lane 1:
// ftdi_bridge
module ftdi_bridge
#(
     parameter MODE             = "SYNC"
    ,parameter CLK_DIV          = 2
    ,parameter GP_OUTPUTS       = 32
    ,parameter GP_INPUTS        = 32
    ,parameter GPIO_ADDRESS     = 32'hf0000000
    ,parameter GP_IN_EVENT_MASK = 0
    ,parameter AXI_ID           = 0
)
(
     input           clk_i
    ,input           rst_i
    ,input           ftdi_rxf_i
    ,input           ftdi_txe_i
    ,input  [  7:0]  ftdi_data_in_i
    ,input           mem_awready_i
    ,input           mem_wready_i
    ,input           mem_bvalid_i
    ,input  [  1:0]  mem_bresp_i
    ,input  [  3:0]  mem_bid_i
    ,input           mem_arready_i
    ,input           mem_rvalid_i
    ,input  [ 31:0]  mem_rdata_i
    ,input  [  1:0]  mem_rresp_i
    ,input  [  3:0]  mem_rid_i
    ,input           mem_rlast_i
    ,input  [ 31:0]  gp_inputs_i
    ,output          ftdi_siwua_o
    ,output          ftdi_wrn_o
    ,output          ftdi_rdn_o
    ,output          ftdi_oen_o
    ,output [  7:0]  ftdi_data_out_o
    ,output          mem_awvalid_o
    ,output [ 31:0]  mem_awaddr_o
    ,output [  3:0]  mem_awid_o
    ,output [  7:0]  mem_awlen_o
    ,output [  1:0]  mem_awburst_o
    ,output          mem_wvalid_o
    ,output [ 31:0]  mem_wdata_o
    ,output [  3:0]  mem_wstrb_o
    ,output          mem_wlast_o
    ,output          mem_bready_o
    ,output          mem_arvalid_o
    ,output [ 31:0]  mem_araddr_o
    ,output [  3:0]  mem_arid_o
    ,output [  7:0]  mem_arlen_o
    ,output [  1:0]  mem_arburst_o
    ,output          mem_rready_o
    ,output [ 31:0]  gp_outputs_o
);
Size in the first run: about 5100 cells after synthesis, about 1200 flip-flops, ~54000 sq um of cells after synthesis.
export LEC_CHECK = 0
export ABC_AREA = 1
export CAP_MARGIN = 20
export CELL_PAD_IN_SITES_GLOBAL_PLACEMENT = 2
export CORE_MARGIN = 8
export CORE_UTILIZATION = 40
export CTS_CLUSTER_DIAMETER = 337
export CTS_CLUSTER_SIZE = 20
export GPL_ROUTABILITY_DRIVEN = 0
export GPL_TIMING_DRIVEN = 1
export MAX_ROUTING_LAYER = met4
export MIN_ROUTING_LAYER = met2
export PLACE_DENSITY_LB_ADDON = 0.27
export SLEW_MARGIN = 20
create_clock -name core_clock -period 10.0 [get_ports {clk_i}]
run.sh (not shown) runs the stock make flow with config.mk's settings and CLKGATE_MAP_FILE=.
## Diff of input files: lane 2 against lane 1
- removing CELL_PAD_IN_SITES_GLOBAL_PLACEMENT (formerly 2)
- removing ABC_AREA (formerly 1)
- removing CTS_CLUSTER_DIAMETER (formerly 337)
- changing CTS_CLUSTER_SIZE from 20 to 32
- changing CORE_MARGIN from 8 to 2
- changing CORE_UTILIZATION from 40 to 70
- removing MIN_ROUTING_LAYER (formerly met2)
- removing GPL_TIMING_DRIVEN (formerly 1)
- removing MAX_ROUTING_LAYER (formerly met4)
- removing GPL_ROUTABILITY_DRIVEN (formerly 0)
- removing PLACE_DENSITY_LB_ADDON (formerly 0.27)
- changing the clock period (ns, I/O delays scaled along) from 10.0 to 3.02
### Flow results
Taking lane 1 as the reference, in lane 2 quantity of gates resized following cts higher; fraction of synthesized area in multiplexers higher; sequential-to-total area share from yosys stat higher; mean cell area of the mapped netlist higher. As far as CTS H-tree depth goes, lane 1 and lane 2 are indistinguishable; the numbers are identical. As the logs show, lane 2 stopped at 5_1_grt after a tool error, so it never reached the end of the flow. Both conditions hold for lane 1: the flow ran to the end and the final layout passed the timing, design-rule and antenna checks. Summary of lane 2 over lane 1: height of the die shrank by 28%; pre-placement core utilization grew by 30 points; synthesized cell count shrank by 1354; xor and xnor area share after synthesis held steady. The lower cell area after synthesis of lane 2 and lane 1 is in lane 2.
> inputs changed (lane 2 -> lane 3)
- changing CORE_UTILIZATION from 70 to 60
- setting MAX_ROUTING_LAYER to met5 for the first time
- setting SETUP_SLACK_MARGIN to 0.71 for the first time
- setting CELL_PAD_IN_SITES_DETAIL_PLACEMENT to 0 for the first time
- setting CELL_PAD_IN_SITES_GLOBAL_PLACEMENT to 1 for the first time
- changing CORE_MARGIN from 2 to 5
- changing CTS_CLUSTER_SIZE from 32 to 95
- changing CAP_MARGIN from 20 to 5
--- outcome ---
- Each of lane 2 and lane 3 falls short of a clean finish.
- Complete run, failing final checks: lane 3, reason setup timing.
- [compare] base=lane 2 new=lane 3: detailed placement HPWL +2.7%, post-CTS setup repair buffer count +58.
- Floorplan core density in lane 3 is 10 points below lane 2.
- Between lane 2 and lane 3, the flow reports full die area increasing by more than 10%.
- Comparing lane 2 against lane 3, there is no change at all in share of synthesized area occupied by flip-flops and latches.
- In terms of synthesized cell count, lane 3 and lane 2 differ only marginally.
- In the tables for lane 2 and lane 3, cell total after placement reads lower with lane 2.
- Summary — CTS buffer count, lane 3 relative to lane 2: higher, by 3.4%.
- Lane 3 vs. lane 2: placeable core area went up by 17%.
- Global placement routability congestion, lane 2 and lane 3, lower one = lane 2.
### lane 3 -> lane 4
- CORE_UTILIZATION now 20, was 60
- PLACE_DENSITY_LB_ADDON now 0.08, previously not set
- SETUP_SLACK_MARGIN now 1.31, was 0.71
- the clock period (ns, I/O delays scaled along) now 4.69, was 3.02
==> results <==
- Lane 4: flow completed, timing, DRC and antenna clean
- Against lane 3, lane 4 reports a routed metal-1 wirelength that is higher.
- Non-clock buffer count ends up higher on lane 3.
- Post-synthesis cell count from yosys: lane 3 vs lane 4 identical
- [compare] base=lane 3 new=lane 4: number of vias in the routed layout fell by 5068, critical path depth fell by 1.
- Post-cts gate resize count (lane 4 over lane 3): decrease, about 33%
- Comparing lane 3 and lane 4, required arrival time at the worst endpoint is higher on lane 4.
- Comparing lane 3 and lane 4, smallest setup slack after layout is higher on lane 4.
- Going from lane 3 to lane 4, total number of tap cells went up, hold slack higher.
